Setup of v58:
==> flow/design.v (excerpt) <==
module ahb_slave (
    input  wire        HCLK,         
    input  wire        HRESETn,      
    input  wire [31:0] HADDR,        
    input  wire        HWRITE,       
    input  wire [2:0]  HSIZE,        
    input  wire [2:0]  HBURST,       
    input  wire [3:0]  HPROT,        
    input  wire [1:0]  HTRANS,       
    input  wire        HMASTLOCK,    
    input  wire        HSEL,         
    input  wire [31:0] HWDATA,       
    output wire [31:0] HRDATA,       
    output wire        HREADY,       
    output wire        HRESP,        
    input  wire [3:0]  HWSTRB,       
    output wire [31:0] tdr_o,        
    output wire [31:0] lcr_o,        
    output wire [31:0] ocr_o,        
    output wire [31:0] fcr_o,        
    output wire [31:0] ier_o,        
    output wire [31:0] hcr_o,        
    input  wire [31:0] rdr_i,        
    input  wire [31:0] lsr_i,        
    input  wire [31:0] iir_i         
);
export LEC_CHECK = 0
export ABC_AREA = 1
export CAP_MARGIN = 20
export CORE_ASPECT_RATIO = 0.5
export CORE_MARGIN = 2
export CORE_UTILIZATION = 64
export CTS_CLUSTER_DIAMETER = 376
export CTS_CLUSTER_SIZE = 100
export PLACE_DENSITY = 0.84
export SLEW_MARGIN = 20
create_clock -name core_clock -period 2.9 [get_ports {HCLK}]
run.sh (not shown) runs the stock make flow with config.mk's settings and CLKGATE_MAP_FILE=.
v58 did not make it past global routing, where a tool error ended it.
Edits applied to the flow inputs when going from v58 to v21:
Settings: removing CORE_ASPECT_RATIO (formerly 0.5); changing CORE_UTILIZATION from 64 to 51; removing PLACE_DENSITY (formerly 0.84); removing CTS_CLUSTER_DIAMETER (formerly 376); removing ABC_AREA (formerly 1); removing CTS_CLUSTER_SIZE (formerly 100); changing the clock period (ns, I/O delays scaled along) from 2.9 to 3.03.
### Flow results
| placeable core region | v21 vs v58 | 32% higher |. Compared with v58, v21 shows a higher count of cell types in the netlist. v58 reports its largest combinational cell category by area as simple AND/OR/NAND/NOR gates while v21 reports multiplexers. Complete run, failing final checks: v21, reason negative setup slack. Side by side, half-perimeter wire length after detailed placement turned out lower in v21 than in v58. The number of nets produced by synthesis in v58 is 1.5 times that in v21.
What v48 does differently from v21 at the input level:
Settings: putting PLACE_DENSITY at 0.42 where nothing was set; putting ABC_AREA at 1 where nothing was set; putting CTS_CLUSTER_DIAMETER at 364 where nothing was set; swapping 51 for 69 in CORE_UTILIZATION; putting CTS_CLUSTER_SIZE at 98 where nothing was set.
==> results <==
No final results exist for v48, since it was stopped by error GPL-0301 during global placement.
What the final checks of v21 revealed, after a flow that finished every stage, was a layout that fails on negative setup slack.
[compare] base=v21 new=v48: yosys stat cell total moved up, average instance area after synthesis saw a decrease, yosys synthesis chip area now sits lower.
v21 vs v48, prevailing logic family in the synthesized netlist: multiplexers vs simple AND/OR/NAND/NOR gates


ahb_slave again, from the RTL that the note above started with.
// ahb_slave
module ahb_slave (
    input  wire        HCLK,         
    input  wire        HRESETn,      
    input  wire [31:0] HADDR,        
    input  wire        HWRITE,       
    input  wire [2:0]  HSIZE,        
    input  wire [2:0]  HBURST,       
    input  wire [3:0]  HPROT,        
    input  wire [1:0]  HTRANS,       
    input  wire        HMASTLOCK,    
    input  wire        HSEL,         
    input  wire [31:0] HWDATA,       
    output wire [31:0] HRDATA,       
    output wire        HREADY,       
    output wire        HRESP,        
    input  wire [3:0]  HWSTRB,       
    output wire [31:0] tdr_o,        
    output wire [31:0] lcr_o,        
    output wire [31:0] ocr_o,        
    output wire [31:0] fcr_o,        
    output wire [31:0] ier_o,        
    output wire [31:0] hcr_o,        
    input  wire [31:0] rdr_i,        
    input  wire [31:0] lsr_i,        
    input  wire [31:0] iir_i         
);
    logic        write_read;      
    logic        error_flag;      
    logic        transfer_valid;  
    logic [31:0] addr;            
    logic [2:0]  size;            
    logic [2:0]  burst;           
    logic [3:0]  prot;            
    logic        mastlock;        
    logic [3:0]  strb;            
    logic [31:0] write_data;      
    logic [31:0] read_data;       
    ahb_slave_controller u_controller (
        .HCLK(HCLK),
        .HRESETn(HRESETn),
        .HWRITE(HWRITE),
        .HTRANS(HTRANS),
        .HSEL(HSEL),
        .HADDR(HADDR),
        .HSIZE(HSIZE),
        .HBURST(HBURST),
        .HPROT(HPROT),
        .HMASTLOCK(HMASTLOCK),
        .HWSTRB(HWSTRB),
        .HWDATA(HWDATA),
        .HREADY(HREADY),
        .HRESP(HRESP),
        .HRDATA(HRDATA),
        .addr(addr),
        .size(size),
        .burst(burst),
        .prot(prot),
        .mastlock(mastlock),
        .strb(strb),
  ...
==> flow/config.mk <==
export PLATFORM = sky130hd
export DESIGN_NAME = ahb_slave
export DESIGN_NICKNAME = ahb_slave
export VERILOG_FILES = /design/flow/design.v
export SDC_FILE = /design/flow/constraint.sdc
export NUM_CORES = 4
export LEC_CHECK = 0
export ABC_AREA = 1
export CAP_MARGIN = 20
export CORE_MARGIN = 2
export CORE_UTILIZATION = 72
export CTS_CLUSTER_DIAMETER = 347
export CTS_CLUSTER_SIZE = 93
export HOLD_SLACK_MARGIN = -0.04
export SLEW_MARGIN = 20
export TNS_END_PERCENT = 10
==> flow/constraint.sdc <==
create_clock -name core_clock -period 3.48 [get_ports {HCLK}]
set_input_delay 0.6960 -clock core_clock [delete_from_list [all_inputs] [get_ports {HCLK}]]
set_output_delay 0.6960 -clock core_clock [all_outputs]
set_load 0.01 [all_outputs]
The first run never finished: it broke off in global placement (3_3_place_gp) on GPL-0301.
Then changed:
- ABC_AREA: 1 -> unset
- CORE_UTILIZATION: 72 -> 40
- CTS_CLUSTER_DIAMETER: 347 -> unset
- CTS_CLUSTER_SIZE: 93 -> unset
- GPL_TIMING_DRIVEN: unset -> 0
- HOLD_SLACK_MARGIN: -0.04 -> unset
- MIN_ROUTING_LAYER: unset -> met2
- TNS_END_PERCENT: 10 -> unset
- clock period: 3.48 -> 7.08 ns (I/O delays scaled with it)
After rerunning: Now the flow ran to the end with violations: setup timing; synthesized area came out higher by 5.0%; die size is higher by 86%; synthesized cell count went down by 36%.
Then changed:
- ABC_AREA: unset -> 1
- CELL_PAD_IN_SITES_DETAIL_PLACEMENT: unset -> 2
- CELL_PAD_IN_SITES_GLOBAL_PLACEMENT: unset -> 2
- CORE_ASPECT_RATIO: unset -> 0.71
- CORE_MARGIN: 2 -> 9
- CTS_CLUSTER_SIZE: unset -> 28
- HOLD_SLACK_MARGIN: unset -> 0.21
- SLEW_MARGIN: 20 -> 10
- TNS_END_PERCENT: unset -> 45
Outcome: The new run did not get past global placement (3_3_place_gp); die area increases by about 11%; synthesized area decreases by 4.8%; synthesized cell count increases by 56%.


ahb_slave again, from the RTL that the note above started with.
// ahb_slave
module ahb_slave (
    input  wire        HCLK,         
    input  wire        HRESETn,      
    input  wire [31:0] HADDR,        
    input  wire        HWRITE,       
    input  wire [2:0]  HSIZE,        
    input  wire [2:0]  HBURST,       
    input  wire [3:0]  HPROT,        
    input  wire [1:0]  HTRANS,       
    input  wire        HMASTLOCK,    
    input  wire        HSEL,         
    input  wire [31:0] HWDATA,       
    output wire [31:0] HRDATA,       
    output wire        HREADY,       
    output wire        HRESP,        
    input  wire [3:0]  HWSTRB,       
    output wire [31:0] tdr_o,        
    output wire [31:0] lcr_o,        
    output wire [31:0] ocr_o,        
    output wire [31:0] fcr_o,        
    output wire [31:0] ier_o,        
    output wire [31:0] hcr_o,        
    input  wire [31:0] rdr_i,        
    input  wire [31:0] lsr_i,        
    input  wire [31:0] iir_i         
);
    logic        write_read;      
    logic        error_flag;      
    logic        transfer_valid;  
    logic [31:0] addr;            
    logic [2:0]  size;            
    logic [2:0]  burst;           
    logic [3:0]  prot;            
    logic        mastlock;        
    logic [3:0]  strb;            
    logic [31:0] write_data;      
    logic [31:0] read_data;       
    ahb_slave_controller u_controller (
        .HCLK(HCLK),
        .HRESETn(HRESETn),
        .HWRITE(HWRITE),
        .HTRANS(HTRANS),
        .HSEL(HSEL),
        .HADDR(HADDR),
        .HSIZE(HSIZE),
        .HBURST(HBURST),
        .HPROT(HPROT),
        .HMASTLOCK(HMASTLOCK),
        .HWSTRB(HWSTRB),
        .HWDATA(HWDATA),
        .HREADY(HREADY),
        .HRESP(HRESP),
        .HRDATA(HRDATA),
        .addr(addr),
        .size(size),
        .burst(burst),
        .prot(prot),
        .mastlock(mastlock),
        .strb(strb),
        .write_data(write_data),
        .read_data(read_data),
        .write_read(write_read),
        .transfer_valid(transfer_valid),
        .error_flag(error_flag)
    );
    ahb_slave_reg_file u_reg_file (
        .HCLK(HCLK),
        .HRESETn(HRESETn),
        .addr(addr),
        .size(size),
        .burst(burst),
        .prot(prot),
        .mastlock(mastlock),
        .strb(strb),
        .write_data(write_data),
  ...
make LEC_CHECK=0 ABC_AREA=0 CAP_MARGIN=15 CELL_PAD_IN_SITES_DETAIL_PLACEMENT=2 CELL_PAD_IN_SITES_GLOBAL_PLACEMENT=2 CORE_ASPECT_RATIO=1.13 CORE_MARGIN=6 CORE_UTILIZATION=44 CTS_CLUSTER_DIAMETER=240 CTS_CLUSTER_SIZE=60 GPL_TIMING_DRIVEN=0 MAX_ROUTING_LAYER=met4 MIN_ROUTING_LAYER=met2 PLACE_DENSITY_LB_ADDON=0.27 SETUP_SLACK_MARGIN=0.18 SLEW_MARGIN=25 finish   # period 5.56 ns
The starting point never finished: it broke off in 3_5_place_dp (DPL-0033).
Rerun with:
- ABC_AREA: 0 -> 1
- CAP_MARGIN: 15 -> 20
- CELL_PAD_IN_SITES_DETAIL_PLACEMENT: 2 -> default
- CELL_PAD_IN_SITES_GLOBAL_PLACEMENT: 2 -> default
- CORE_ASPECT_RATIO: 1.13 -> default
- CORE_MARGIN: 6 -> 2
- CORE_UTILIZATION: 44 -> 53
- CTS_CLUSTER_DIAMETER: 240 -> default
- CTS_CLUSTER_SIZE: 60 -> default
- GPL_TIMING_DRIVEN: 0 -> default
- MAX_ROUTING_LAYER: met4 -> default
- MIN_ROUTING_LAYER: met2 -> default
- PLACE_DENSITY_LB_ADDON: 0.27 -> default
- SETUP_SLACK_MARGIN: 0.18 -> default
- SLEW_MARGIN: 25 -> 20
- clock period: 5.56 -> 2.81 ns (I/O delays scaled with it)
=>
- Now the flow produced a layout that fails on setup timing
- die area fell by 27%
- area after synthesis goes down by 4.8%
- synthesized cell count is higher by 56%
Rerun with:
- CORE_UTILIZATION: 53 -> 66
- CTS_CLUSTER_DIAMETER: default -> 364
- CTS_CLUSTER_SIZE: default -> 98
- PLACE_DENSITY: default -> 0.36
- clock period: 2.81 -> 3.03 ns (I/O delays scaled with it)
Outcome: With this change the flow did not get past 5_1_grt (GRT-0232); synthesized cell count does not change; area after synthesis does not change; die area goes down by 19%.
Rerun with:
- ABC_AREA: 1 -> default
- CORE_UTILIZATION: 66 -> 40
- CTS_CLUSTER_DIAMETER: 364 -> default
- CTS_CLUSTER_SIZE: 98 -> default
- PLACE_DENSITY: 0.36 -> default
- clock period: 3.03 -> 4.88 ns (I/O delays scaled with it)
After rerunning:
- Now the flow went through all stages and came out clean
- synthesized area is higher by 5.0%
- die size is higher by about 70%
- synthesized cell count is lower by about 36%


Setup of zinc:
ahb_slave again, from the RTL that the note above started with.
clock: 3.2 ns
lec_check: 0
cap_margin: 20
core_margin: 2
core_utilization: 61
cts_cluster_diameter: 29
cts_cluster_size: 50
setup_slack_margin: -0.15
slew_margin: 20
zinc did not make it past 4_1_cts, where a tool error ended it.
## Diff of input files: violet against zinc
- ABC_AREA newly set to 1
- CORE_UTILIZATION changed from 61 to 58
- CTS_CLUSTER_DIAMETER changed from 29 to 330
- CTS_CLUSTER_SIZE changed from 50 to 15
- the clock period (ns, I/O delays scaled along) changed from 3.2 to 3.11
Notes after the runs:
[flow] violet | stages: complete | final checks: fail | reason: setup timing. Gate count after technology mapping | violet above zinc. Between zinc and violet, the part of the Yosys area used for sequential elements is higher for violet. Compared with zinc, in violet chip area line of the yosys report shrank by 4.8%; number of different library cells in the post-synthesis netlist shrank by 61%; xor and xnor fraction of the mapped netlist area held steady.
The inputs of willow differ from those of violet as listed below.
- PLACE_DENSITY: unset -> 0.37
- CTS_CLUSTER_DIAMETER: 330 -> unset
- CORE_UTILIZATION: 58 -> 68
- SETUP_SLACK_MARGIN: -0.15 -> unset
- CTS_CLUSTER_SIZE: 15 -> unset
- the clock period (ns, I/O delays scaled along): 3.11 -> 3.32
==> results <==
- As far as chip area in the Yosys report goes, willow and violet are indistinguishable; the numbers are identical.
- Reported for willow and violet, number of standard cells after synthesis turned out identical to the last digit.
- willow | ERROR | 3_3_place_gp
- Comparing willow against violet, there is no change at all in cell count in the Yosys report.
--- input diff willow..cedar ---
- a change of CORE_UTILIZATION from 68 to 58
- a deleted PLACE_DENSITY that had been 0.37
- a deleted ABC_AREA that had been 1
- a change of the clock period (ns, I/O delays scaled along) from 3.32 to 4.88
==> comparison <==
Looking at the reports, cedar completed the entire flow and the layout it produced met the timing, design-rule and antenna checks.
Height of the die was higher in the run labelled cedar.
Measured against each other, willow and cedar differ in mean cell area of the mapped netlist, the lower figure coming from willow.
Changes observed in cedar relative to willow: share of the yosys chip area belonging to registers -2.3 points; cell area after synthesis went up by about 5%.
For area of the core region, dividing the value from willow by the value from cedar gives 0.800.
[cedar vs willow] chip area line of the yosys report: higher in cedar
cedar ended up with a higher multiplexer share of the synthesized area than willow did.
| synthesized-area fraction occupied by and/or/nand/nor cells | higher: willow |
Compared with willow, cedar shows instance tally after logic synthesis that has gone down by more than a quarter.


xenon:
Starting RTL as in the previous note.
clock: 3.48 ns
lec_check: 0
abc_area: 1
cap_margin: 20
core_margin: 2
core_utilization: 72
cts_cluster_diameter: 347
cts_cluster_size: 93
hold_slack_margin: -0.04
setup_slack_margin: 0.84
slew_margin: 20
tns_end_percent: 10
xenon did not finish: a tool error stopped it during global placement.
## Diff of input files: garnet against xenon
# xenon
export LEC_CHECK = 0
export ABC_AREA = 1
export CAP_MARGIN = 20
export CORE_MARGIN = 2
export CORE_UTILIZATION = 72
export CTS_CLUSTER_DIAMETER = 347
export CTS_CLUSTER_SIZE = 93
export HOLD_SLACK_MARGIN = -0.04
export SETUP_SLACK_MARGIN = 0.84
export SLEW_MARGIN = 20
export TNS_END_PERCENT = 10
create_clock -name core_clock -period 3.48 [get_ports {HCLK}]
# garnet
export LEC_CHECK = 0
export CAP_MARGIN = 20
export CORE_MARGIN = 2
export CORE_UTILIZATION = 68
export CTS_CLUSTER_SIZE = 37
export SLEW_MARGIN = 20
create_clock -name core_clock -period 3.4 [get_ports {HCLK}]
--- outcome ---
Area fraction in and, or, nand and nor cells after synthesis delta for garnet relative to xenon: 30 points lower. Per the comparison of garnet with xenon, post-synthesis cell count decreased 593, synthesized net count now smaller. When garnet is measured against xenon, its cell count listed in synth_stat.txt turns out 36% lower. | summed standard-cell area reported by yosys | garnet vs xenon | 5.0% higher |. Cell area after synthesis came out higher on garnet than on xenon. Mean instance size in the synthesized netlist, xenon and garnet: smaller value in xenon. FAIL garnet @ clock tree synthesis: tool exited with error. Taking xenon as the reference, in garnet die size picked up an extra 11%; portion of netlist area occupied by mux cells picked up an extra 22 points; floorplan die height picked up an extra 5.3%.
Changes in maple relative to garnet:
# garnet
export LEC_CHECK = 0
export CAP_MARGIN = 20
export CORE_MARGIN = 2
export CORE_UTILIZATION = 68
export CTS_CLUSTER_SIZE = 37
export SLEW_MARGIN = 20
create_clock -name core_clock -period 3.4 [get_ports {HCLK}]
# maple
export LEC_CHECK = 0
export CAP_MARGIN = 20
export CORE_MARGIN = 2
export CORE_UTILIZATION = 58
export CTS_CLUSTER_SIZE = 15
export SETUP_SLACK_MARGIN = -0.15
export SLEW_MARGIN = 20
create_clock -name core_clock -period 3.2 [get_ports {HCLK}]
Findings:
- In maple the implementation ran to completion but is not tape-out ready, as the final checks report setup timing.
- From maple to garnet, number of buffers added on ports did not move at all.
- NOTE cell total after placement garnet->maple increased by a few percent
- Final weighted congestion of routability-driven global placement: maple lower than garnet
- In maple, area of the die is higher than in garnet.
Inputs modified between maple and sierra:
# maple
export LEC_CHECK = 0
export CAP_MARGIN = 20
export CORE_MARGIN = 2
export CORE_UTILIZATION = 58
export CTS_CLUSTER_SIZE = 15
export SETUP_SLACK_MARGIN = -0.15
export SLEW_MARGIN = 20
create_clock -name core_clock -period 3.2 [get_ports {HCLK}]
# sierra
export LEC_CHECK = 0
export CAP_MARGIN = 20
export CORE_MARGIN = 2
export CORE_UTILIZATION = 68
export CTS_CLUSTER_SIZE = 61
export HOLD_SLACK_MARGIN = -0.08
export SLEW_MARGIN = 20
export TNS_END_PERCENT = 5
create_clock -name core_clock -period 3.59 [get_ports {HCLK}]
[summary]
Compared to maple, sierra has final estimated routing congestion in global placement about 4.4% higher.
Tool error DPL-0038 stopped sierra during clock tree synthesis; no final results.
Going from maple to sierra, chip height down about 7%; gate count of the mapped netlist ~0 delta; share of the core filled by cells before placement higher.
## Diff of input files: harbor against sierra
# sierra
export LEC_CHECK = 0
export CAP_MARGIN = 20
export CORE_MARGIN = 2
export CORE_UTILIZATION = 68
export CTS_CLUSTER_SIZE = 61
export HOLD_SLACK_MARGIN = -0.08
export SLEW_MARGIN = 20
export TNS_END_PERCENT = 5
create_clock -name core_clock -period 3.59 [get_ports {HCLK}]
# harbor
export LEC_CHECK = 0
export CAP_MARGIN = 20
export CORE_MARGIN = 2
export CORE_UTILIZATION = 58
export CTS_CLUSTER_SIZE = 15
export HOLD_SLACK_MARGIN = -0.06
export SLEW_MARGIN = 20
export TNS_END_PERCENT = 5
create_clock -name core_clock -period 3.4 [get_ports {HCLK}]
==> comparison <==
STATUS run=harbor STAGES=ALL_DONE FINAL_CHECKS=FAILED CAUSE=setup timing
Taking sierra as the reference point, the placer congestion estimate of harbor falls by about 5.4%.
Synthesized area came out exactly the same in harbor and sierra.
From harbor to sierra, unique cell type count in the Yosys netlist did not move at all.
[compare] base=sierra new=harbor: chip area +0.0033 mm^2; proportion of synthesized area in mux cells ~0 delta; post-detailed-placement cell area +1.1%.
From sierra to harbor, Yosys chip area did not move at all.
harbor against sierra: worst slack at placement fell 0.091 ns, yosys stat cell total about even.
